== v35 ==
==> flow/design.v <==
module InputProcessor (
    input clk,               
    input [2:0] switches,    
    input confirm_key1,       
input confirm_key2,
    input reset_key,       
    output reg [2:0] column, 
    output reg confirm1,       
output reg confirm2,
    output reg reset        
);
    always @(posedge clk) begin
        column <= switches; 
    end
    always @(posedge clk) begin
        confirm1 <= !confirm_key1; 
	confirm2 <= !confirm_key2;
        reset <= !reset_key;      
    end
endmodule
module gameLogic(
    input clk,
    input reset,
    input [2:0] column,
    input player,
    input confirm_move,
    output reg [1:0] win,
    output reg [1:0] winner
);
    reg [83:0] grid;
    reg [83:0] grid_next;
    reg token_placed;
    reg confirm_prev;
    reg [1:0] win_next;
    wire [1:0] token = player ? 2'b01 : 2'b10;
    wire place = confirm_move && !confirm_prev;
    integer i, j;
function automatic [1:0] checkWin(input [83:0] g, input [1:0] playerToken);
    integer col, row, count, i;
begin
    checkWin = 2'b00;
    for (row = 0; row < 6; row = row + 1) begin
        count = 0;
        for (col = 0; col < 7; col = col + 1) begin
            if (g[(col*6+row)*2 +: 2] == playerToken) begin
                count = count + 1;
                if (count == 4) begin
                    checkWin = 2'b01;
                end
            end else count = 0;
        end
    end
    for (col = 0; col < 7; col = col + 1) begin
        count = 0;
        for (row = 0; row < 6; row = row + 1) begin
            if (g[(col*6+row)*2 +: 2] == playerToken) begin
                count = count + 1;
                if (count == 4) begin
                    checkWin = 2'b01;
                end
            end else count = 0;
        end
    end
    for (row = 0; row < 3; row = row + 1) begin
        for (col = 0; col < 4; col = col + 1) begin
            count = 0;
            for (i = 0; i < 4; i = i + 1) begin
                if (g[((col+i)*6+(row+i))*2 +: 2] == playerToken) begin
                    count = count + 1;
                    if (count == 4) begin
                        checkWin = 2'b01;
                    end
                end else count = 0;
            end
        end
    end
    for (row = 3; row < 6; row = row + 1) begin
        for (col = 0; col < 4; col = col + 1) begin
            count = 0;
            for (i = 0; i < 4; i = i + 1) begin
                if (g[((col+i)*6+(row-i))*2 +: 2] == playerToken) begin
                    count = count + 1;
                    if (count == 4) begin
                        checkWin = 2'b01;
                    end
                end else count = 0;
            end
        end
    end
end
endfunction
    always @* begin
        grid_next = grid;
        token_placed = 0;
        for (i = 0; i < 7; i = i + 1) begin
            if (column == i) begin
                for (j = 0; j < 6; j = j + 1) begin
                    if (!token_placed && grid[(i*6+j)*2 +: 2] == 2'b00) begin
                        grid_next[(i*6+j)*2 +: 2] = token;
                        token_placed = 1;
                    end
                end
            end
        end
        win_next = checkWin(grid_next, token);
    end
    always @(posedge clk) begin
        confirm_prev <= confirm_move;
    end
    always @(posedge clk or posedge reset) begin
        if (reset) begin
            grid <= 84'd0;
            win <= 2'b00;
            winner <= 2'b00;
        end else if (place && token_placed) begin
            grid <= grid_next;
            win <= win_next;
            winner <= win_next[0] ? token : 2'b00;
        end
    end
endmodule
module control(
    input clk,                 
    input reset,               
    input [2:0] column_select, 
    input confirm_move1,
    input confirm_move2,       
    output reg [1:0] current_player, 
    output reg game_over,      
	 output [1:0] winner
);
    parameter IDLE_STATE = 3'b000,
              PLAYER1_TURN = 3'b001,
              PLAYER2_TURN = 3'b010,
              CHECK_MOVE = 3'b011,
				  win_state = 3'b100;
    reg [2:0] state; 
wire confirm_move = (current_player==2'b01)?confirm_move1:confirm_move2;
    wire [1:0]win;
    gameLogic game_logic(
        .clk(clk),
        .reset(reset),
        .column(column_select),
        .player(current_player == 2'b01), 
        .confirm_move(confirm_move),
        .win(win),
		  .winner(winner)
    );
    always @(posedge clk or posedge reset) begin
        if (reset) begin
            state <= IDLE_STATE;
            current_player <= 2'b01;  
            game_over <= 0;
        end
        else begin
            case (state)
                IDLE_STATE: begin
                    if (confirm_move) begin
                        state <= CHECK_MOVE;
                    end
                end
                PLAYER1_TURN: begin
                    if (confirm_move) begin
                        state <= CHECK_MOVE;
                    end
                end
                PLAYER2_TURN: begin
                    if (confirm_move) begin
                        state <= CHECK_MOVE;
                    end
                end
                CHECK_MOVE: begin
                    if (win) begin
                        state <= win_state; 
                    end else begin
                        current_player <= (current_player == 2'b01) ? 2'b10 : 2'b01;
                        state <= (current_player == 2'b01) ? PLAYER1_TURN : PLAYER2_TURN;
                    end
                end
					 win_state: begin
					 game_over <= 1; 
					 end
                default: state <= IDLE_STATE;
            endcase
        end
    end
endmodule
module TopLevelModule(
    input clk,                    
    input [2:0] switches,        
    input confirm_key1,   
input confirm_key2,     
    input reset_key,            
    output [1:0] player_led,     
    output [1:0] winner_led           
);
    wire [2:0] column_select;
    wire confirm_move1;
wire confirm_move2;
    wire reset_game;
    wire [1:0] current_player;
    wire game_over;
    InputProcessor input_proc(
        .clk(clk),
        .switches(switches),
        .confirm_key1(confirm_key1),
        .confirm_key2(confirm_key2),
        .reset_key(reset_key),
        .column(column_select),
        .confirm1(confirm_move1),
.confirm2(confirm_move2),
        .reset(reset_game)
    );
    control control_unit(
        .clk(clk),
        .reset(reset_game),
        .column_select(column_select),
        .confirm_move1(confirm_move1),
        .confirm_move2(confirm_move2),
        .current_player(current_player),
        .game_over(game_over), .winner(winner_led)
    );
    assign player_led = current_player;
endmodule
make LEC_CHECK=0 ABC_AREA=1 CAP_MARGIN=20 CELL_PAD_IN_SITES_DETAIL_PLACEMENT=0 CORE_ASPECT_RATIO=0.82 CORE_MARGIN=2 CORE_UTILIZATION=60 CTS_CLUSTER_DIAMETER=375 CTS_CLUSTER_SIZE=84 GPL_ROUTABILITY_DRIVEN=1 GPL_TIMING_DRIVEN=0 MAX_ROUTING_LAYER=met4 PLACE_DENSITY_LB_ADDON=0.26 SLEW_MARGIN=30 finish   # period 5.25 ns
run.sh (not shown) runs the stock make flow with config.mk's settings and CLKGATE_MAP_FILE=.
Modified inputs, v2 compared to v35
==> flow/config.mk <==
export PLATFORM = sky130hd
export DESIGN_NAME = TopLevelModule
export DESIGN_NICKNAME = TopLevelModule
export VERILOG_FILES = /design/flow/design.v
export SDC_FILE = /design/flow/constraint.sdc
export NUM_CORES = 4
export LEC_CHECK = 0
export CAP_MARGIN = 20
export CORE_MARGIN = 2
export CORE_UTILIZATION = 16
export SLEW_MARGIN = 20
==> flow/constraint.sdc <==
create_clock -name core_clock -period 13.4 [get_ports {clk}]
set_input_delay 2.6800 -clock core_clock [delete_from_list [all_inputs] [get_ports {clk}]]
set_output_delay 2.6800 -clock core_clock [all_outputs]
set_load 0.01 [all_outputs]
### Flow results
Comparing v35 and v2, the higher power was measured on v35.
Re total of clock buffers placed in the layout: v2 is 3 up on v35.
[compare] base=v35 new=v2: global-route wire length before repair higher, cell count after placement higher, clock skew roughly the same, wire length higher, post-cts gate resize count lower.
Diff v35 -> v2 | post-synthesis cell area | decrease of about 0.7%
From v35 to v2, number of buffers inserted during clock tree synthesis did not move at all.
diff inputs: v2 => v44
-- flow/config.mk --
<<< v2, line 7
export LEC_CHECK = 0
export CAP_MARGIN = 20
export CORE_MARGIN = 2
export CORE_UTILIZATION = 16
export SLEW_MARGIN = 20
>>> v44, line 7
export LEC_CHECK = 0
export ABC_AREA = 1
export CAP_MARGIN = 20
export CORE_MARGIN = 2
export CORE_UTILIZATION = 70
export CTS_CLUSTER_SIZE = 78
export PLACE_DENSITY = 0.65
export SLEW_MARGIN = 20
==> flow/constraint.sdc <==
create_clock -name core_clock -period 3.91 [get_ports {clk}]
set_input_delay 0.7820 -clock core_clock [delete_from_list [all_inputs] [get_ports {clk}]]
set_output_delay 0.7820 -clock core_clock [all_outputs]
set_load 0.01 [all_outputs]
## What came out
Going from v2 to v44, simple-gate portion of the synthesized area +8.9 points, share of the core filled by cells before placement moved up, synthesized area higher. The sole clean run among v44 and v2 is v2. Flow for v44 halted at global routing, error code GRT-0232.


RTL: the design.v shown in full above, as it stands there.
export LEC_CHECK = 0
export CAP_MARGIN = 20
export CELL_PAD_IN_SITES_DETAIL_PLACEMENT = 0
export CORE_ASPECT_RATIO = 1.15
export CORE_MARGIN = 2
export CORE_UTILIZATION = 72
export CTS_CLUSTER_DIAMETER = 359
export CTS_CLUSTER_SIZE = 32
export GPL_ROUTABILITY_DRIVEN = 1
export GPL_TIMING_DRIVEN = 1
export MAX_ROUTING_LAYER = met5
export PLACE_DENSITY = 0.66
export SETUP_SLACK_MARGIN = 1.07
export SLEW_MARGIN = 35
create_clock -name core_clock -period 4.28 [get_ports {clk}]
The starting point produced a layout that fails on negative setup slack.
Change:
==> flow/config.mk (replaced) <==
export PLATFORM = sky130hd
export DESIGN_NAME = TopLevelModule
export DESIGN_NICKNAME = TopLevelModule
export VERILOG_FILES = /design/flow/design.v
export SDC_FILE = /design/flow/constraint.sdc
export NUM_CORES = 4
export LEC_CHECK = 0
export CAP_MARGIN = 20
export CORE_MARGIN = 2
export CORE_UTILIZATION = 53
export SLEW_MARGIN = 20
==> flow/constraint.sdc (replaced) <==
create_clock -name core_clock -period 5.73 [get_ports {clk}]
set_input_delay 1.1460 -clock core_clock [delete_from_list [all_inputs] [get_ports {clk}]]
set_output_delay 1.1460 -clock core_clock [all_outputs]
set_load 0.01 [all_outputs]
After rerunning: The new run finished clean. Routed wire length drops by 18%. Die size climbs by 34%. Non-clock buffer count drops by 93. Global-route usage drops by 16 points. Clock power drops by 35%. Clock skew barely changes. Total power drops by 41%.
Change:
--- a/flow/config.mk
+++ b/flow/config.mk
@@ -8,4 +8,4 @@
 export CAP_MARGIN = 20
 export CORE_MARGIN = 2
-export CORE_UTILIZATION = 53
+export CORE_UTILIZATION = 40
 export SLEW_MARGIN = 20
==> flow/constraint.sdc (replaced) <==
create_clock -name core_clock -period 10.0 [get_ports {clk}]
set_input_delay 2.0000 -clock core_clock [delete_from_list [all_inputs] [get_ports {clk}]]
set_output_delay 2.0000 -clock core_clock [all_outputs]
set_load 0.01 [all_outputs]
Sequential power drops by about 43%. Cell area climbs by about 0.8%. Via count drops by about 4%. Die size climbs by 31%. Cell count climbs by about 6.4%. Worst setup slack improved by 3.9 ns.
Change:
--- a/flow/config.mk
+++ b/flow/config.mk
@@ -9,3 +9,6 @@
 export CORE_MARGIN = 2
 export CORE_UTILIZATION = 40
+export CTS_CLUSTER_DIAMETER = 393
+export CTS_CLUSTER_SIZE = 98
+export PLACE_DENSITY = 0.86
 export SLEW_MARGIN = 20
Outcome:
- sequential power rose by about 0.7%
- area after synthesis is unchanged
- die area is unchanged
- clock power rose by about 2%
- via count rose by 4.0%
- clock-buffer cell count rose by 2
- design area fell by 0.37%
- worst setup slack is better by 0.12 ns
- global-route usage fell by 1.3 points
- wire length fell by about 4.3%
Change:
==> flow/config.mk (replaced) <==
export PLATFORM = sky130hd
export DESIGN_NAME = TopLevelModule
export DESIGN_NICKNAME = TopLevelModule
export VERILOG_FILES = /design/flow/design.v
export SDC_FILE = /design/flow/constraint.sdc
export NUM_CORES = 4
export LEC_CHECK = 0
export CAP_MARGIN = 20
export CELL_PAD_IN_SITES_GLOBAL_PLACEMENT = 2
export CORE_ASPECT_RATIO = 0.5
export CORE_MARGIN = 4
export CORE_UTILIZATION = 51
export CTS_CLUSTER_DIAMETER = 293
export CTS_CLUSTER_SIZE = 95
export HOLD_SLACK_MARGIN = -0.06
export PLACE_DENSITY = 0.35
export SLEW_MARGIN = 20
export TNS_END_PERCENT = 20
Outcome: The new run finished clean; synthesized area stays the same; cell count goes down by 5.0%; worst setup slack is worse by 0.025 ns; power goes up by 1.1%; maximum frequency goes down by 0.45%; synthesized cell count stays the same; register-to-register slack is worse by 0.03 ns; non-clock buffer count goes up by 6.
Change:
==> flow/config.mk (replaced) <==
export PLATFORM = sky130hd
export DESIGN_NAME = TopLevelModule
export DESIGN_NICKNAME = TopLevelModule
export VERILOG_FILES = /design/flow/design.v
export SDC_FILE = /design/flow/constraint.sdc
export NUM_CORES = 4
export LEC_CHECK = 0
export CAP_MARGIN = 20
export CORE_ASPECT_RATIO = 0.5
export CORE_MARGIN = 2
export CORE_UTILIZATION = 40
export PLACE_DENSITY = 0.85
export SLEW_MARGIN = 20
export TNS_END_PERCENT = 15
Routed wire length grows by 1.8%.
Power grows by 1.4%.
Area after synthesis does not change.


RTL: the design.v shown in full above, as it stands there.
Settings: LEC_CHECK=0, CAP_MARGIN=20, CELL_PAD_IN_SITES_DETAIL_PLACEMENT=0, CORE_MARGIN=2, CORE_UTILIZATION=40, GPL_TIMING_DRIVEN=0, SLEW_MARGIN=20, TNS_END_PERCENT=80; clock period 6.97 ns.
Next try:
- ABC_AREA: unset -> 1
- CELL_PAD_IN_SITES_DETAIL_PLACEMENT: 0 -> 1
- CORE_ASPECT_RATIO: unset -> 0.68
- GPL_TIMING_DRIVEN: 0 -> 1
- MAX_ROUTING_LAYER: unset -> met4
- MIN_ROUTING_LAYER: unset -> met2
The new run produced a clean layout.
Sequential power goes down by about a fifth.
Power goes down by roughly a tenth.
Global-route usage goes up by 16 points.
Routed wire length goes up by a few percent.
Next try:
- ABC_AREA: 1 -> unset
- CELL_PAD_IN_SITES_DETAIL_PLACEMENT: 1 -> unset
- CORE_ASPECT_RATIO: 0.68 -> unset
- CORE_UTILIZATION: 40 -> 70
- GPL_TIMING_DRIVEN: 1 -> unset
- MAX_ROUTING_LAYER: met4 -> unset
- MIN_ROUTING_LAYER: met2 -> unset
- TNS_END_PERCENT: 80 -> unset
- clock period: 6.97 -> 8.22 ns (I/O delays scaled with it)
=> Wire length goes down by a few percent. Core utilization climbs by 30 points. Final cell count fell by a quarter to a third. Combinational power falls by a few percent. Worst setup slack improved by 1300 ps. Via count is lower by a quarter to a third. Clock-buffer cell count does not change. First-iteration DRC count falls by a quarter to a third. Die size is lower by well over a third.
Next try:
- ABC_AREA: unset -> 1
- CTS_CLUSTER_DIAMETER: unset -> 319
- CTS_CLUSTER_SIZE: unset -> 31
- SETUP_SLACK_MARGIN: unset -> -0.32
- clock period: 8.22 -> 4.09 ns (I/O delays scaled with it)
The changed run never finished: it broke off in global routing (5_1_grt) with GRT-0232.
Die area came out higher by 0.71%.
Area after synthesis is higher by 0.73%.
Synthesized cell count came out higher by 27%.
Next try:
- CORE_UTILIZATION: 70 -> 72
- CTS_CLUSTER_DIAMETER: 319 -> unset
- CTS_CLUSTER_SIZE: 31 -> 73
- PLACE_DENSITY: unset -> 0.66
- SETUP_SLACK_MARGIN: -0.32 -> unset
- clock period: 4.09 -> 4.56 ns (I/O delays scaled with it)
The changed run ran to the end with violations: setup timing. Area after synthesis is unchanged. Die size came out lower by 2.7%. Synthesized cell count is unchanged.
Next try:
- ABC_AREA: 1 -> unset
- CORE_UTILIZATION: 72 -> 70
- CTS_CLUSTER_DIAMETER: unset -> 133
- CTS_CLUSTER_SIZE: 73 -> unset
- PLACE_DENSITY: 0.66 -> unset
- clock period: 4.56 -> 6.23 ns (I/O delays scaled with it)
=> With this change the flow produced a clean layout. Worst setup slack is better by 790 ps. Register-to-register slack is better by 790 ps. Cell area fell by 4.9%. Sequential cell count is unchanged. Area after synthesis fell by 0.73%. Non-clock buffer count fell by 36.


the previous run:
// TopLevelModule: RTL as listed in full above, without the edits since
Settings: LEC_CHECK=0, ABC_AREA=1, CAP_MARGIN=20, CELL_PAD_IN_SITES_DETAIL_PLACEMENT=0, CORE_ASPECT_RATIO=1.04, CORE_MARGIN=2, CORE_UTILIZATION=60, CTS_CLUSTER_DIAMETER=375, CTS_CLUSTER_SIZE=84, GPL_ROUTABILITY_DRIVEN=0, GPL_TIMING_DRIVEN=0, MAX_ROUTING_LAYER=met4, PLACE_DENSITY_LB_ADDON=0.26, SLEW_MARGIN=15; clock period 3.88 ns.
[the previous run] flow finished | final checks: failed | reasons: negative setup slack
Modified inputs, the current run compared to the previous run
- SETUP_SLACK_MARGIN: unset -> 0.82
- CORE_ASPECT_RATIO: 1.04 -> 0.82
- SLEW_MARGIN: 15 -> 35
- PLACE_DENSITY_LB_ADDON: 0.26 -> unset
- GPL_ROUTABILITY_DRIVEN: 0 -> 1
- the clock period (ns, I/O delays scaled along): 3.88 -> 5.25
## What came out
- The current run did not stop at any stage, and its layout met the timing, DRC and antenna checks.
- The non-clock buffer count in the current run is 0.65 times that in the previous run.
- Looking at number of cells on the critical path across the current run and the previous run, the one that comes out lower is the current run.
- Compared the previous run against the current run; source-to-sink clock delay at the later pin of the worst-skew pair within noise.
- Going from the previous run to the current run, fraction of area in non-clock buffers shrinks by 4.8 points.
- The wire length on met2 in the previous run is 1.4 times that in the current run.
- In the final design statistics, the current run uses fewer standard cells in total than the previous run.
- On total wire length after detailed routing: the current run sits below the previous run.
- Worst IR drop on VDD improves in the current run relative to the previous run.
Power and IR drop assume default switching activity.
